==> try-ember: inputs <==
// hdmi
module hdmi
#(parameter FREQ=25200000, FS=48000, CTS=25200, N=6144)
 (
   input        I_CLK_PIXEL,
   input        I_RESET,      
   input [7:0]  I_R,
   input [7:0]  I_G,
   input [7:0]  I_B,
   input        I_BLANK,
   input        I_HSYNC,
   input        I_VSYNC,
   input        I_ASPECT_169,
   input        I_AUDIO_ENABLE,
   input [15:0] I_AUDIO_PCM_L,
   input [15:0] I_AUDIO_PCM_R,
   output [9:0] O_RED,    
   output [9:0] O_GREEN,  
   output [9:0] O_BLUE    
);
==> flow/config.mk <==
export PLATFORM = sky130hd
export DESIGN_NAME = hdmi
export DESIGN_NICKNAME = hdmi
export VERILOG_FILES = /design/flow/design.v
export SDC_FILE = /design/flow/constraint.sdc
export NUM_CORES = 4
export LEC_CHECK = 0
export ABC_AREA = 0
export CAP_MARGIN = 30
export CELL_PAD_IN_SITES_DETAIL_PLACEMENT = 2
export CELL_PAD_IN_SITES_GLOBAL_PLACEMENT = 3
export CORE_ASPECT_RATIO = 0.99
export CORE_MARGIN = 2
export CORE_UTILIZATION = 25
export CTS_CLUSTER_DIAMETER = 187
export HOLD_SLACK_MARGIN = 0.01
export MAX_ROUTING_LAYER = met4
export MIN_ROUTING_LAYER = met2
export SETUP_SLACK_MARGIN = 2.08
export SLEW_MARGIN = 30
==> flow/constraint.sdc <==
create_clock -name core_clock -period 10.0 [get_ports {I_CLK_PIXEL}]
set_input_delay 2.0000 -clock core_clock [delete_from_list [all_inputs] [get_ports {I_CLK_PIXEL}]]
set_output_delay 2.0000 -clock core_clock [all_outputs]
set_load 0.01 [all_outputs]
run.sh (not shown) runs the stock make flow with config.mk's settings and CLKGATE_MAP_FILE=.
==> try-nickel: changes against try-ember <==
==> flow/config.mk (replaced) <==
export PLATFORM = sky130hd
export DESIGN_NAME = hdmi
export DESIGN_NICKNAME = hdmi
export VERILOG_FILES = /design/flow/design.v
export SDC_FILE = /design/flow/constraint.sdc
export NUM_CORES = 4
export LEC_CHECK = 0
export ABC_AREA = 1
export CAP_MARGIN = 20
export CELL_PAD_IN_SITES_GLOBAL_PLACEMENT = 0
export CORE_MARGIN = 2
export CORE_UTILIZATION = 38
export PLACE_DENSITY_LB_ADDON = 0.29
export SLEW_MARGIN = 20
export TNS_END_PERCENT = 20
==> flow/constraint.sdc (replaced) <==
create_clock -name core_clock -period 5.4 [get_ports {I_CLK_PIXEL}]
set_input_delay 1.0800 -clock core_clock [delete_from_list [all_inputs] [get_ports {I_CLK_PIXEL}]]
set_output_delay 1.0800 -clock core_clock [all_outputs]
set_load 0.01 [all_outputs]
==> try-umber: changes against try-ember <==
==> flow/config.mk (replaced) <==
export PLATFORM = sky130hd
export DESIGN_NAME = hdmi
export DESIGN_NICKNAME = hdmi
export VERILOG_FILES = /design/flow/design.v
export SDC_FILE = /design/flow/constraint.sdc
export NUM_CORES = 4
export LEC_CHECK = 0
export CAP_MARGIN = 20
export CORE_MARGIN = 2
export CORE_UTILIZATION = 30
export SLEW_MARGIN = 20
==> flow/constraint.sdc (replaced) <==
create_clock -name core_clock -period 9.0 [get_ports {I_CLK_PIXEL}]
set_input_delay 1.8000 -clock core_clock [delete_from_list [all_inputs] [get_ports {I_CLK_PIXEL}]]
set_output_delay 1.8000 -clock core_clock [all_outputs]
set_load 0.01 [all_outputs]
==> comparison <==
Power: try-umber < try-ember < try-nickel. try-umber ran to the end with no violations. try-nickel finished with negative setup slack left. try-ember completed without violations. Of try-nickel and try-umber, try-nickel has the higher non-clock buffer count (gap 180). Between try-nickel and try-umber, the lower clock skew is in try-nickel (gap 0.028 ns). Of try-ember and try-nickel, try-ember has the higher design area (gap about 0.55%, measured against try-nickel).
==> figures <==
| quantity | try-ember | try-nickel | try-umber |
|---|---|---|---|
| Net count entering floorplan | 4830 | 5125 | 4830 |
| Total Negative Setup Slacks | 0 ns | -47.87 ns | 0 ns |
| CTS H-tree lvls | 4 | 3 | 3 |
| Critical path fanouts, max | 4 | 3 | 14 |
| Proportion of power drawn by flip-flops and latches | 0.283 | 0.305 | 0.328 |
| Outcome | no timing/DRC/antenna violations | complete, but fails checks | no timing/DRC/antenna violations |
| Layout check failures | - | negative setup slack | - |
| Critical Path End | enc0.dc_bias[3]$_SDFFCE_PN0P_ | enc1.dc_bias[3]$_SDFFCE_PN0P_ | enc0.dc_bias[3]$_SDFFCE_PN0P_ |
| Startpoint of the tightest hold check path | delay_line.q_pipe[340]$_DFF_P_ | delay_line.q_pipe[196]$_DFF_P_ | delay_line.q_pipe[333]$_DFF_P_ |
| N_diodes | 3 | 1 | 0 |
| FP Rows | 150 | 123 | 138 |

* * *

==> v12: inputs <==
Starting RTL as in the previous note.
==> flow/design.v (excerpt) <==
module hdmi
#(parameter FREQ=25200000, FS=48000, CTS=25200, N=6144)
 (
   input        I_CLK_PIXEL,
   input        I_RESET,      
   input [7:0]  I_R,
   input [7:0]  I_G,
   input [7:0]  I_B,
   input        I_BLANK,
   input        I_HSYNC,
   input        I_VSYNC,
   input        I_ASPECT_169,
   input        I_AUDIO_ENABLE,
   input [15:0] I_AUDIO_PCM_L,
   input [15:0] I_AUDIO_PCM_R,
   output [9:0] O_RED,    
   output [9:0] O_GREEN,  
   output [9:0] O_BLUE    
);
   wire [9:0]   red;
   wire [9:0]   green;
   wire [9:0]   blue;
   wire [9:0]   enc0out;
   wire [9:0]   enc1out;
   wire [9:0]   enc2out;
   wire [29:0]  tx_in;
   wire [3:0]   tmds_d;
   wire         data;
   wire [3:0]   dataPacket0;
   wire [3:0]   dataPacket1;
   wire [3:0]   dataPacket2;
   wire [39:0]  delayLineIn;
   wire [39:0]  delayLineOut;
   wire [7:0]   ROut;
   wire [7:0]   GOut;
   wire [7:0]   BOut;
   wire         hSyncOut;
   wire         vSyncOut;
   wire         vdeOut;
   wire         dataOut;
   wire [1:0]   vhSyncOut;
   reg          prevBlank;
   reg          prevData;
   wire [3:0]   dataPacket0Out;
   wire [3:0]   dataPacket1Out;
   wire [3:0]   dataPacket2Out;
   reg          ctl0;
   reg          ctl1;
   reg          ctl2;
   reg          ctl3;
   wire [1:0]   ctl_10;
  ...
Settings: LEC_CHECK=0, ABC_AREA=1, CAP_MARGIN=5, CELL_PAD_IN_SITES_DETAIL_PLACEMENT=2, CORE_ASPECT_RATIO=0.63, CORE_MARGIN=5, CORE_UTILIZATION=27, CTS_CLUSTER_SIZE=95, GPL_ROUTABILITY_DRIVEN=0, SLEW_MARGIN=40; clock period 10.0 ns.
==> v9 (differences from v12) <==
ABC_AREA = unset   (was 1)
CAP_MARGIN = 20   (was 5)
CELL_PAD_IN_SITES_DETAIL_PLACEMENT = unset   (was 2)
CORE_ASPECT_RATIO = unset   (was 0.63)
CORE_MARGIN = 2   (was 5)
CORE_UTILIZATION = 70   (was 27)
CTS_CLUSTER_SIZE = 35   (was 95)
GPL_ROUTABILITY_DRIVEN = unset   (was 0)
SETUP_SLACK_MARGIN = 1.3   (was unset)
SLEW_MARGIN = 20   (was 40)
==> flow/constraint.sdc (replaced) <==
create_clock -name core_clock -period 5.1 [get_ports {I_CLK_PIXEL}]
set_input_delay 1.0200 -clock core_clock [delete_from_list [all_inputs] [get_ports {I_CLK_PIXEL}]]
set_output_delay 1.0200 -clock core_clock [all_outputs]
set_load 0.01 [all_outputs]
==> v37 (differences from v12) <==
CAP_MARGIN = 20   (was 5)
CELL_PAD_IN_SITES_DETAIL_PLACEMENT = unset   (was 2)
CORE_ASPECT_RATIO = unset   (was 0.63)
CORE_MARGIN = 2   (was 5)
CORE_UTILIZATION = 25   (was 27)
CTS_CLUSTER_DIAMETER = 229   (was unset)
CTS_CLUSTER_SIZE = unset   (was 95)
GPL_ROUTABILITY_DRIVEN = unset   (was 0)
HOLD_SLACK_MARGIN = 0.29   (was unset)
MAX_ROUTING_LAYER = met5   (was unset)
MIN_ROUTING_LAYER = met2   (was unset)
SLEW_MARGIN = 20   (was 40)
==> results <==
Synthesized cell count is the same in v12 and v37.
The lowest global-route usage belongs to v37, the highest to v9.
Clock power: v9 is higher than v37 (about 90%).
Setup slack, lowest first: v9, v12, v37.
Hold slack, lowest first: v12, v37, v9.
Combinational power, lowest first: v37, v12, v9.
Clock skew: v12 is lower than v37 (0.0074 ns).
Critical path depth is the same in v12 and v37.
v37 produced a clean layout. v12 went through all stages and came out clean. v9 finished with setup timing left.
The highest die area belongs to v37, the lowest to v9.

* * *

==> quartz: inputs <==
Starting RTL as in the previous note.
Settings: LEC_CHECK=0, ABC_AREA=1, CAP_MARGIN=5, CELL_PAD_IN_SITES_DETAIL_PLACEMENT=0, CORE_MARGIN=2, CORE_UTILIZATION=70, CTS_CLUSTER_DIAMETER=378, CTS_CLUSTER_SIZE=16, GPL_TIMING_DRIVEN=1, MAX_ROUTING_LAYER=met5, MIN_ROUTING_LAYER=met1, PLACE_DENSITY_LB_ADDON=0.06, SETUP_SLACK_MARGIN=1.36, SLEW_MARGIN=20; clock period 5.01 ns.
==> delta (differences from quartz) <==
==> flow/config.mk (replaced) <==
export PLATFORM = sky130hd
export DESIGN_NAME = hdmi
export DESIGN_NICKNAME = hdmi
export VERILOG_FILES = /design/flow/design.v
export SDC_FILE = /design/flow/constraint.sdc
export NUM_CORES = 4
export LEC_CHECK = 0
export CAP_MARGIN = 10
export CORE_MARGIN = 2
export CORE_UTILIZATION = 72
export CTS_CLUSTER_DIAMETER = 29
export CTS_CLUSTER_SIZE = 35
export HOLD_SLACK_MARGIN = -0.06
export MAX_ROUTING_LAYER = met4
export PLACE_DENSITY = 0.64
export SETUP_SLACK_MARGIN = 1.55
export SLEW_MARGIN = 20
==> flow/constraint.sdc (replaced) <==
create_clock -name core_clock -period 6.75 [get_ports {I_CLK_PIXEL}]
set_input_delay 1.3500 -clock core_clock [delete_from_list [all_inputs] [get_ports {I_CLK_PIXEL}]]
set_output_delay 1.3500 -clock core_clock [all_outputs]
set_load 0.01 [all_outputs]
==> amber (differences from quartz) <==
==> flow/config.mk (replaced) <==
export PLATFORM = sky130hd
export DESIGN_NAME = hdmi
export DESIGN_NICKNAME = hdmi
export VERILOG_FILES = /design/flow/design.v
export SDC_FILE = /design/flow/constraint.sdc
export NUM_CORES = 4
export LEC_CHECK = 0
export CAP_MARGIN = 10
export CORE_MARGIN = 2
export CORE_UTILIZATION = 72
export CTS_CLUSTER_DIAMETER = 27
export CTS_CLUSTER_SIZE = 35
export HOLD_SLACK_MARGIN = -0.09
export MAX_ROUTING_LAYER = met4
export PLACE_DENSITY = 0.64
export SETUP_SLACK_MARGIN = 1.83
export SLEW_MARGIN = 20
==> flow/constraint.sdc (replaced) <==
create_clock -name core_clock -period 6.75 [get_ports {I_CLK_PIXEL}]
set_input_delay 1.3500 -clock core_clock [delete_from_list [all_inputs] [get_ports {I_CLK_PIXEL}]]
set_output_delay 1.3500 -clock core_clock [all_outputs]
set_load 0.01 [all_outputs]
==> pepper (differences from quartz) <==
==> flow/config.mk (replaced) <==
export PLATFORM = sky130hd
export DESIGN_NAME = hdmi
export DESIGN_NICKNAME = hdmi
export VERILOG_FILES = /design/flow/design.v
export SDC_FILE = /design/flow/constraint.sdc
export NUM_CORES = 4
export LEC_CHECK = 0
export ABC_AREA = 1
export CAP_MARGIN = 20
export CORE_MARGIN = 2
export CORE_UTILIZATION = 64
export SLEW_MARGIN = 20
==> flow/constraint.sdc (replaced) <==
create_clock -name core_clock -period 10.9 [get_ports {I_CLK_PIXEL}]
set_input_delay 2.1800 -clock core_clock [delete_from_list [all_inputs] [get_ports {I_CLK_PIXEL}]]
set_output_delay 2.1800 -clock core_clock [all_outputs]
set_load 0.01 [all_outputs]
==> comparison table <==
Run status: pepper no timing/DRC/antenna violations; amber did not finish; delta complete, but fails checks; quartz complete, but fails checks
Failing step: pepper -; amber global routing; delta -; quartz -
Violated checks: pepper -; amber -; delta capacitance limit, slew limit, setup timing; quartz setup timing
Cells after synthesis: pepper 4919; amber 4624; delta 4624; quartz 4919
Syn Std Cell Area: pepper 42900 um2; amber 42600 um2; delta 42600 um2; quartz 42900 um2
Chip area from the yosys synthesis statistics: pepper 42900 um2; amber 42600 um2; delta 42600 um2; quartz 42900 um2
Wire length the detailed router placed on met1: pepper 39700 um; amber -; delta 44000 um; quartz 38500 um
Max power group: pepper sequential cells; amber -; delta combinational logic; quartz combinational logic
Worst-case setup margin in the final layout: pepper 2.26 ns; amber -; delta -1.73 ns; quartz -2.29 ns
Tap cell instance count: pepper 864; amber -; delta 773; quartz 782
Avg Synthesized Cell Area: pepper 8.71 um2; amber 9.21 um2; delta 9.21 um2; quartz 8.71 um2
Setup total negative slack: pepper 0 ns; amber -; delta -41.66 ns; quartz -71.89 ns
Clock slew seen by the registers of the worst setup and hold paths: pepper 0.06 ns; amber -; delta 0.08 ns; quartz 0.08 ns
Type of the setup path with the least slack: pepper flip-flop to flip-flop; amber -; delta flip-flop to flip-flop; quartz flip-flop to flip-flop
Post-Synth AOI/OAI Area: pepper 16.8%; amber 14.0%; delta 14.0%; quartz 16.8%
Reported net switching power: pepper 4.28 mW; amber -; delta 14.0 mW; quartz 11.3 mW
Total power after layout: pepper 12.9 mW; amber -; delta 35.4 mW; quartz 32.0 mW
Most frequent cell on the critical path: pepper fa_1; amber -; delta -; quartz fa_1
Hold EP: pepper delay_line.q_pipe[323]; amber -; delta delay_line.q_pipe[261]; quartz delay_line.q_pipe[313]
Clock Power Share: pepper 30.8%; amber -; delta 25.4%; quartz 18.9%
Worst R2R End: pepper enc2.dc_bias[3]; amber -; delta enc2.dc_bias[2]; quartz enc2.dc_bias[3]
Buffers plus inverters on the worst setup path: pepper 6; amber -; delta 6; quartz 6

* * *

==> 10-19 <==
hdmi again, from the RTL that the note above started with.
Settings: LEC_CHECK=0, CAP_MARGIN=20, CELL_PAD_IN_SITES_DETAIL_PLACEMENT=1, CELL_PAD_IN_SITES_GLOBAL_PLACEMENT=3, CORE_MARGIN=2, CORE_UTILIZATION=52, CTS_CLUSTER_DIAMETER=73, GPL_TIMING_DRIVEN=1, HOLD_SLACK_MARGIN=-0.09, MAX_ROUTING_LAYER=met4, MIN_ROUTING_LAYER=met1, PLACE_DENSITY_LB_ADDON=0.17, SETUP_SLACK_MARGIN=0.49, SLEW_MARGIN=20; clock period 13.9 ns.
==> 05-02: changes against 10-19 <==
ABC_AREA = 1   (was default)
CELL_PAD_IN_SITES_DETAIL_PLACEMENT = default   (was 1)
CELL_PAD_IN_SITES_GLOBAL_PLACEMENT = default   (was 3)
CORE_UTILIZATION = 40   (was 52)
CTS_CLUSTER_DIAMETER = 229   (was 73)
GPL_TIMING_DRIVEN = default   (was 1)
HOLD_SLACK_MARGIN = default   (was -0.09)
MAX_ROUTING_LAYER = met5   (was met4)
MIN_ROUTING_LAYER = met2   (was met1)
PLACE_DENSITY_LB_ADDON = default   (was 0.17)
SETUP_SLACK_MARGIN = default   (was 0.49)
==> flow/constraint.sdc (replaced) <==
create_clock -name core_clock -period 10.0 [get_ports {I_CLK_PIXEL}]
set_input_delay 2.0000 -clock core_clock [delete_from_list [all_inputs] [get_ports {I_CLK_PIXEL}]]
set_output_delay 2.0000 -clock core_clock [all_outputs]
set_load 0.01 [all_outputs]
==> 02-17: changes against 10-19 <==
CAP_MARGIN = 40   (was 20)
CELL_PAD_IN_SITES_DETAIL_PLACEMENT = default   (was 1)
CELL_PAD_IN_SITES_GLOBAL_PLACEMENT = default   (was 3)
CORE_MARGIN = 4   (was 2)
CORE_UTILIZATION = 30   (was 52)
CTS_CLUSTER_DIAMETER = default   (was 73)
CTS_CLUSTER_SIZE = 95   (was default)
GPL_ROUTABILITY_DRIVEN = 0   (was default)
GPL_TIMING_DRIVEN = default   (was 1)
HOLD_SLACK_MARGIN = default   (was -0.09)
MAX_ROUTING_LAYER = default   (was met4)
MIN_ROUTING_LAYER = default   (was met1)
PLACE_DENSITY_LB_ADDON = default   (was 0.17)
SETUP_SLACK_MARGIN = default   (was 0.49)
SLEW_MARGIN = 40   (was 20)
==> flow/constraint.sdc (replaced) <==
create_clock -name core_clock -period 10.0 [get_ports {I_CLK_PIXEL}]
set_input_delay 2.0000 -clock core_clock [delete_from_list [all_inputs] [get_ports {I_CLK_PIXEL}]]
set_output_delay 2.0000 -clock core_clock [all_outputs]
set_load 0.01 [all_outputs]
==> impl_metrics.yaml <==
# physical design summary
status:
  error_message: "[ERROR FLW-0024] Place density exceeds 1.0 (current PLACE_DENSITY_LB_ADDON =  0.17). Please check if the value of  PLACE_DENSITY_LB_ADDON is between 0 and 0.99."
  stop_stage: "3_1_place_gp_skip_io"
  status: "stopped before the end"
logic_synthesis:
  syn_inst: 4624
  topCombFamilyByArea: "simple AND/OR/NAND/NOR gates"
[end of results for 10-19]
==> impl_metrics.yaml <==
# flow metrics
status:
  check.faults: "DRC"
  status: "complete, but fails checks"
detailed_routing:
  post-route-drc-count: 2
logic_synthesis:
  syn_inst: 4919
[end of results for 05-02]
==> impl_metrics.yaml <==
# flow metrics
logic_synthesis:
  synth-edff-count: 12
  topCombFamilyByArea: "simple AND/OR/NAND/NOR gates"
status:
  status: "no timing/DRC/antenna violations"
worst_setup_path:
  cp_max_fo: 10
[end of results for 02-17]
No activity file was given, so power comes from the tool's default toggle rates.
